Setup of north:
## main
module main(clk, rst, mem_rdata, mem_addr, mem_wdata, mem_we);
	input clk, rst;
	input [15:0] mem_rdata;       
	output [7:0] mem_addr;
	output [7:0] mem_wdata;
	output mem_we;
	wire PCWrite, IRWrite, S, AdrSrc, MemWrite, RegSrc1, ExtenderShift, RegWrite;
	wire [1:0] RegSrc0, ALUSrcA, ALUSrcB, ResultSrc, ImmSrc;
	wire [3:0] ALUControl;
	wire [3:0] FLAGS;
	wire [15:0] Instr;
	wire [2:0] IMM_VAL_7;
	wire [7:0] IMM_VAL_1;
	assign ImmSrc = Instr[15:14];
	assign IMM_VAL_7 = 7;
	assign IMM_VAL_1 = 1;
	assign mem_we = MemWrite;
	controller CTRL(
		.clk(clk),
		.rst(rst),
		.FLAGS(FLAGS),
		.Instr(Instr),
		.PCWrite(PCWrite),
		.IRWrite(IRWrite),
		.S(S),
		.AdrSrc(AdrSrc),
		.MemWrite(MemWrite),
		.RegSrc1(RegSrc1),
		.ExtenderShift(ExtenderShift),
		.RegWrite(RegWrite),
		.RegSrc0(RegSrc0),
		.ALUSrcA(ALUSrcA),
		.ALUSrcB(ALUSrcB),
		.ResultSrc(ResultSrc),
		.ALUControl(ALUControl)
	);
	datapath DUT(
		AdrSrc,
		PCWrite,
		MemWrite,
		IRWrite,
		RegSrc1,
		ExtenderShift,
		RegWrite,
		clk,
		rst,
		S,
		ALUControl,
		ALUSrcA,
		ALUSrcB,
		IMM_VAL_1,
		IMM_VAL_7,
		ImmSrc,
		RegSrc0,
		ResultSrc,
		mem_rdata,
		FLAGS,
		Instr,
		mem_addr,
		mem_wdata
	);
endmodule
For scale: ~140 flip-flops, roughly 35 I/O pins, roughly 0.0094 sq mm of cells after synthesis.
clock: 5.5 ns
lec_check: 0
cap_margin: 20
core_margin: 2
core_utilization: 40
cts_cluster_size: 54
slew_margin: 5
run.sh (not shown) runs the stock make flow with config.mk's settings and CLKGATE_MAP_FILE=.
Relative to north, the following input files were edited for south:
Settings: swapping 2 for 4 in CORE_MARGIN; putting CTS_CLUSTER_DIAMETER at 255 where nothing was set; putting SETUP_SLACK_MARGIN at 1.48 where nothing was set; putting CELL_PAD_IN_SITES_DETAIL_PLACEMENT at 2 where nothing was set; swapping 54 for 27 in CTS_CLUSTER_SIZE; putting ABC_AREA at 1 where nothing was set; putting CORE_ASPECT_RATIO at 1.19 where nothing was set; putting GPL_TIMING_DRIVEN at 0 where nothing was set; putting HOLD_SLACK_MARGIN at 0.28 where nothing was set; swapping 5 for 0 in SLEW_MARGIN; putting GPL_ROUTABILITY_DRIVEN at 1 where nothing was set; swapping 20 for 30 in CAP_MARGIN.
Notes after the runs:
Status: south FAILED at 4_1_cts (tool error). Re netlist area before placement: north and south aren't equal, and the higher value belongs to north. Taking north as the reference, in south area of the core went down, final HPWL from detailed placement went up, number of enable-type register cells in the synthesized netlist did not really move. south vs. north: synthesized cell count went up 296; count of input and output buffers went down 1. north → south: total die size moved up, area figure in the yosys stat output moved down, floorplan row count moved up.
Setup changes, south to east
Settings: removing GPL_TIMING_DRIVEN (formerly 0); changing SLEW_MARGIN from 0 to 20; removing CORE_ASPECT_RATIO (formerly 1.19); removing CTS_CLUSTER_DIAMETER (formerly 255); removing CELL_PAD_IN_SITES_DETAIL_PLACEMENT (formerly 2); changing CORE_MARGIN from 4 to 2; removing GPL_ROUTABILITY_DRIVEN (formerly 1); removing HOLD_SLACK_MARGIN (formerly 0.28); removing CTS_CLUSTER_SIZE (formerly 27); changing CAP_MARGIN from 30 to 20.
Findings:
- The flow ended early for south: it failed with a tool error in 4_1_cts.
- The flow did not stop early for east: all stages ran, and the layout cleared the timing, design-rule and antenna checks.
- Number of cells after detailed placement down 41 in east wrt south
- Yosys stat chip area across south and east: no real change.
- Between south and east, the setup slack after placement is higher for east.
- As far as complex-gate fraction of the synthesized area is concerned, east and south perform about the same.
- Per the comparison of east with south, instance count of the mapped netlist roughly the same; area of the die decreased 5.0%; placed standard-cell area lower.
- Number of buffers added on ports for east is higher than for south.
The following lists how west was set up differently from east:
Settings: a deleted SETUP_SLACK_MARGIN that had been 1.48; a change of CORE_UTILIZATION from 40 to 72; a change of the clock period (ns, I/O delays scaled along) from 5.5 to 8.07.
==> comparison <==
west: no failed stages, no open violations at the end. Diff east..west | average cell area after synthesis | unchanged. Total power in west vs east: down 37%. Compared with east, in west met3 usage in global routing shows an increase of 11 points, global-route wire length before repair +1.8%.
Input changes introduced in middle (baseline for comparison: west):
Settings: clearing ABC_AREA, which used to be 1; swapping 72 for 40 in CORE_UTILIZATION; swapping 8.07 for 5.48 in the clock period (ns, I/O delays scaled along).
### Flow results
- west → middle: total standard cell area after synthesis up 120 sq um, instance count on the critical path saw a decrease, core utilization of the finished layout down 31 points, initial antenna violation count down 1, critical path required time moved down.
- Summary of middle over west: post-layout total power up about 50%; met1 track demand over resource decreased 19 points; final worst setup slack went down 630 ps.

---

== build 75 ==
main again, from the RTL that the note above started with.
Settings: LEC_CHECK=0, ABC_AREA=1, CAP_MARGIN=20, CORE_ASPECT_RATIO=0.5, CORE_MARGIN=2, CORE_UTILIZATION=46, CTS_CLUSTER_DIAMETER=316, CTS_CLUSTER_SIZE=98, PLACE_DENSITY=0.38, SLEW_MARGIN=20, TNS_END_PERCENT=100; clock period 5.5 ns.
Relative to build 75, the following input files were edited for build 84:
Settings: an added SETUP_SLACK_MARGIN of 0.43; a deleted TNS_END_PERCENT that had been 100; a deleted CTS_CLUSTER_SIZE that had been 98; a deleted CTS_CLUSTER_DIAMETER that had been 316; a change of CORE_UTILIZATION from 46 to 72; a deleted CORE_ASPECT_RATIO that had been 0.5; a change of the clock period (ns, I/O delays scaled along) from 5.5 to 4.96.
### Flow results
Build 75 and build 84: one clean run, build 75; the rest did not finish clean.
Build 84 failed in global routing with GRT-0232.
Cmp build 75 and build 84 / placer's final routability congestion estimate / higher: build 84
Delta(core footprint, build 84 - build 75) < 0
Diff build 75 -> build 84 | number of placed instances with taps included | decrease of 4.5%
[inputs] build 65 vs build 84
Settings: removing SETUP_SLACK_MARGIN (formerly 0.43); removing PLACE_DENSITY (formerly 0.38); setting CTS_CLUSTER_SIZE to 100 for the first time; changing the clock period (ns, I/O delays scaled along) from 4.96 to 4.93.
--- outcome ---
Build 65: complete, dirty (setup timing). From build 84 to build 65 the numbers moved as follows: placeable core area barely changed; net count after synthesis barely changed; TritonCTS buffer count barely changed; clock sink total barely changed; detailed-placement wirelength estimate dropped about 0.5%. Build 84 -> build 65: count of library flops with an enable pin delta 0, exact match. Diff build 84 -> build 65: chip height closely matched the old numbers, number of placed instances with taps included closely matched the old numbers, number of cells upsized or downsized after cts decreased by about 70% relative to the old numbers.
Edits applied to the flow inputs when going from build 65 to build 92:
Settings: CTS_CLUSTER_SIZE removed (was 100); CORE_UTILIZATION changed from 72 to 62; the clock period (ns, I/O delays scaled along) changed from 4.93 to 3.92.
[summary]
From the logs: build 92 reached the end of the flow and failed the layout checks with setup timing.
Looking at clock-buffer cell count, build 92 sits below build 65.
Routed wire length: build 65 and build 92 compared, lower one is build 65
Of build 65 and build 92, the run reporting the lower logic gate fraction of the total cell area was build 92.
Build 92 vs build 65, all-layer global routing usage went up by 0.54 points.
On build 92: met2 capacity usage during global routing is 2.6 points higher than what build 65 gave.
The final reports for build 92 and build 65 show final cell count without fillers higher in the former.
The run showing the smaller wire length per cell after detailed routing is build 65.
Setup changes, build 92 to build 13
Settings: CORE_UTILIZATION now 66, was 62; CTS_CLUSTER_SIZE now 99, previously not set; the clock period (ns, I/O delays scaled along) now 3.93, was 3.92.
Notes after the runs:
Build 13: it failed during global routing, and the tool reported GRT-0116. Build 92 → build 13: count of flip-flops with a built-in enable after synthesis comparable, global placer's final weighted congestion grew by 3.4%, number of buffers inserted by port buffering ~0 delta.

---

## run A
main again, from the RTL that the note above started with.
clock: 4.69 ns
lec_check: 0
cap_margin: 0
cell_pad_in_sites_global_placement: 0
core_margin: 7
core_utilization: 71
cts_cluster_diameter: 54
cts_cluster_size: 38
max_routing_layer: met5
place_density: 0.65
setup_slack_margin: 0.82
slew_margin: 20
tns_end_percent: 85
Seen in the log of run A: GRT-0116 during 5_1_grt, after which the run never completed.
Modified inputs, run B compared to run A
- swapping 7 for 2 in CORE_MARGIN
- clearing CELL_PAD_IN_SITES_GLOBAL_PLACEMENT, which used to be 0
- clearing TNS_END_PERCENT, which used to be 85
- clearing CTS_CLUSTER_DIAMETER, which used to be 54
- clearing MAX_ROUTING_LAYER, which used to be met5
- clearing SETUP_SLACK_MARGIN, which used to be 0.82
- clearing CTS_CLUSTER_SIZE, which used to be 38
- swapping 0 for 20 in CAP_MARGIN
- clearing PLACE_DENSITY, which used to be 0.65
- swapping 71 for 33 in CORE_UTILIZATION
- swapping 4.69 for 8.07 in the clock period (ns, I/O delays scaled along)
Notes after the runs:
- Among run B and run A, the run that stopped before the end is run A, and it is the only one.
- Reported for run B and run A, net count entering floorplan turned out identical to the last digit.
- Against run A as the reference, run B delivers a higher die outline width.
- Compared with run A, number of placement rows in run B increased by more than a quarter.
- Post-placement setup slack sits higher in run B than in run A.
- The run showing the greater final HPWL from detailed placement is run A.
- [run B] die area rose about 80% relative to run A
## Diff of input files: run C against run B
- an added SETUP_SLACK_MARGIN of -0.27
- a change of CORE_UTILIZATION from 33 to 56
- a change of the clock period (ns, I/O delays scaled along) from 8.07 to 3.76
Cmp run B and run C / power share of the clock group / higher: run B
Run B has a lower area of all placed cells without fillers than run C.
Between run C and run B, the number of hold buffers added after cts figures differ only marginally.
Run C ends up with a proportion of cell area spent on the clock network that is 0.93 points lower than in run B.
Per the comparison of run C with run B, via count saw an increase; worst slack on hold paths climbed 0.012 ns; final cell count picked up an extra 136.
Run C ran in full, but the layout does not pass; the checks complain about setup timing.
Compared with run B, in run C number of antenna diodes shrank by 1, combinational share of cell area shrank by 7.9 points, overall die width shrank by about 23%, routed length on met2 grew by 2900 um.
## Diff of input files: run D against run C
- changing CORE_UTILIZATION from 56 to 40
- removing SETUP_SLACK_MARGIN (formerly -0.27)
- changing the clock period (ns, I/O delays scaled along) from 3.76 to 5.5
## What came out
Per the final summary, run D finished and its layout is clean on timing, DRC and antenna. Diff run C and run D: internal power lower in run D. Summary of run D over run C: placed standard-cell area decreased about 9%; met3 routed wirelength went down by 43%; power after layout fell 1.6 mW; filler cell count rose 1140. The number of clock buffer instances in the layout in run D sits 1 below the value recorded for run C. Number of buffers outside the clock class in the layout was higher in the run labelled run C. [run D] actual slew at the worst max-slew pin fell 0.19 ns relative to run C.
Input changes introduced in run E (baseline for comparison: run D):
- changing CORE_UTILIZATION from 40 to 58
- changing the clock period (ns, I/O delays scaled along) from 5.5 to 2.89
Results
- Run E: flow complete, layout not clean; failing: setup timing
- Between run E and run D, area added between synthesis and finish is higher for run E, run D comes in under that.
- Share of power burned in combinational logic (higher): run E
- Global routing met2 resource utilization was lower in the run labelled run D.
- Number of global-route vias before repair in run E is about 18% higher than in run D
- Proportion of power drawn by the clock network is lower on run E
- Going from run D to run E, area of the chip shrank by more than a quarter.
- Compare run E and run D | largest fanout of any net on the critical path higher: run D
## Diff of input files: run F against run E
- SETUP_SLACK_MARGIN: unset -> -0.31
- CORE_UTILIZATION: 58 -> 68
- the clock period (ns, I/O delays scaled along): 2.89 -> 4.75
Notes after the runs:
Wire length delta (run F − run E): unfavourable
The final period utilization of run F falls short of that of run E by 56 points.
Layout-stage area growth over the synthesis result in run F is 17 points lower than in run E
Taking run E as the reference, in run F maximum number of pins on one net before global-route repair was more or less identical; required time of the worst setup path went up by 1.49 ns; count of non-CTS buffers in the layout went down by 39%.
In run F the implementation ran to completion but is not tape-out ready, as the final checks report setup timing.

---

JK:
Starting RTL as in the previous note.
clock: 6.74 ns
lec_check: 0
cap_margin: 0
cell_pad_in_sites_global_placement: 1
core_margin: 7
core_utilization: 41
cts_cluster_size: 82
max_routing_layer: met4
setup_slack_margin: -0.61
slew_margin: 40
tns_end_percent: 85
[inputs] MS vs JK
# JK
export LEC_CHECK = 0
export CAP_MARGIN = 0
export CELL_PAD_IN_SITES_GLOBAL_PLACEMENT = 1
export CORE_MARGIN = 7
export CORE_UTILIZATION = 41
export CTS_CLUSTER_SIZE = 82
export MAX_ROUTING_LAYER = met4
export SETUP_SLACK_MARGIN = -0.61
export SLEW_MARGIN = 40
export TNS_END_PERCENT = 85
create_clock -name core_clock -period 6.74 [get_ports {clk}]
# MS
export LEC_CHECK = 0
export CAP_MARGIN = 0
export CELL_PAD_IN_SITES_GLOBAL_PLACEMENT = 0
export CORE_ASPECT_RATIO = 0.5
export CORE_MARGIN = 7
export CORE_UTILIZATION = 63
export CTS_CLUSTER_DIAMETER = 217
export CTS_CLUSTER_SIZE = 100
export MAX_ROUTING_LAYER = met5
export SLEW_MARGIN = 20
export TNS_END_PERCENT = 85
create_clock -name core_clock -period 6.74 [get_ports {clk}]
- Taking JK as the reference, in MS final area dropped about 2%; post-layout period usage of the worst path now sits at about the same level; area of the core region fell 8100 sq um.

---

v14:
Starting RTL as in the previous note.
clock: 4.54 ns
lec_check: 0
cap_margin: 10
core_margin: 2
core_utilization: 66
cts_cluster_diameter: 88
slew_margin: 20
v14 finished all stages; however, its layout fails the closing checks, the failures being setup timing.
The following lists how v54 was set up differently from v14:
Settings: SETUP_SLACK_MARGIN: unset -> 0.94; CTS_CLUSTER_DIAMETER: 88 -> unset; CAP_MARGIN: 10 -> 20; CORE_UTILIZATION: 66 -> 64; the clock period (ns, I/O delays scaled along): 4.54 -> 3.76.
### Flow results
Status: v54 FAILED at global routing (tool error)
[diff] worst slack at placement, v54 relative to v14: regression
Summary of v54 over v14: post-placement cell count shows an increase of about 5%, die area rose by about 3%, final RePlAce weighted congestion shows a reduction of 5.3%, die boundary width rose 1.9 microns.
> inputs changed (v54 -> v19)
Settings: SETUP_SLACK_MARGIN now 1.4, was 0.94; CORE_UTILIZATION now 40, was 64; the clock period (ns, I/O delays scaled along) now 5.5, was 3.76.
Notes after the runs:
- [v19] post-CTS setup repair buffer count fell 16 relative to v54
- Taking v54 as the reference, in v19 average size of a mapped cell barely changed; floorplan utilization down 25 points.
- For the pre-CTS setup slack, v19 came in 1.27 ns higher than v54 did.
- v19: estimated wirelength of the detail-placed design 2.3 mm below v54
- Looking at die area, v19 sits 58% higher than v54 does.
- Re tally of buffers added on design ports: no difference whatsoever between v54 and v19.
- v54 is listed as incomplete: the tool reported an error in global routing and the run ended there.
- No stage failed in v19, and the final checks on the layout all came back clean.
- Area of the placeable core (v19 over v54): increase, 8800 sq um
- The higher post-place instance area of v54 and v19 is in v54.
- NOTE number of rows created at floorplan v54->v19 increased by more than a quarter
Here is what was changed in the inputs of v8 compared with v19.
Settings: clearing SETUP_SLACK_MARGIN, which used to be 1.4; putting PLACE_DENSITY at 0.38 where nothing was set; putting CTS_CLUSTER_SIZE at 98 where nothing was set; putting CTS_CLUSTER_DIAMETER at 316 where nothing was set.
==> comparison <==
Number of vias in the routed layout for v8 is lower than for v19. Diff v19 -> v8 | total wire length after detailed routing | up by a few percent. Relative to v19, the first-pass GRT wire length of v8 is higher by 3.9 mm. Compared with v19, v8 shows a lower post-CTS setup buffer count. Compared with v19, in v8 cell area after placement climbed about 0.8%, final non-filler cell area fell by 4.1%, worst hold slack increased by 0.0056 ns relative to the old numbers, sequential cell area share saw an increase. Between v19 and v8, fill cell instance count of the final layout increased. Looking at origin of the worst setup path, the CTRL.current_state[7] result is from v19; the CTRL.current_state[5] one comes from v8.

---

Starting RTL as in the previous note.
==> flow/config.mk <==
export PLATFORM = sky130hd
export DESIGN_NAME = main
export DESIGN_NICKNAME = main
export VERILOG_FILES = /design/flow/design.v
export SDC_FILE = /design/flow/constraint.sdc
export NUM_CORES = 4
export LEC_CHECK = 0
export CAP_MARGIN = 10
export CORE_ASPECT_RATIO = 0.85
export CORE_MARGIN = 2
export CORE_UTILIZATION = 68
export CTS_CLUSTER_DIAMETER = 88
export SLEW_MARGIN = 20
==> flow/constraint.sdc <==
create_clock -name core_clock -period 5.29 [get_ports {clk}]
set_input_delay 1.0580 -clock core_clock [delete_from_list [all_inputs] [get_ports {clk}]]
set_output_delay 1.0580 -clock core_clock [all_outputs]
set_load 0.01 [all_outputs]
The starting point ran to the end with violations: negative setup slack.
Next try:
- CAP_MARGIN: 10 -> 20
- CORE_ASPECT_RATIO: 0.85 -> not set
- CORE_UTILIZATION: 68 -> 56
- CTS_CLUSTER_DIAMETER: 88 -> not set
- SETUP_SLACK_MARGIN: not set -> 0.9
- clock period: 5.29 -> 3.28 ns (I/O delays scaled with it)
Outcome: The changed run ran to the end with violations: negative setup slack; count of clock-buffer cells in the layout does not change; clock skew rises by 0.0082 ns; die size rises by about a fifth; sequential cell count is unchanged; via count rises by a little under a tenth; power rises by well over a third; worst setup slack is worse by 1.5 ns.
Power is estimated from default activity; no workload was simulated.
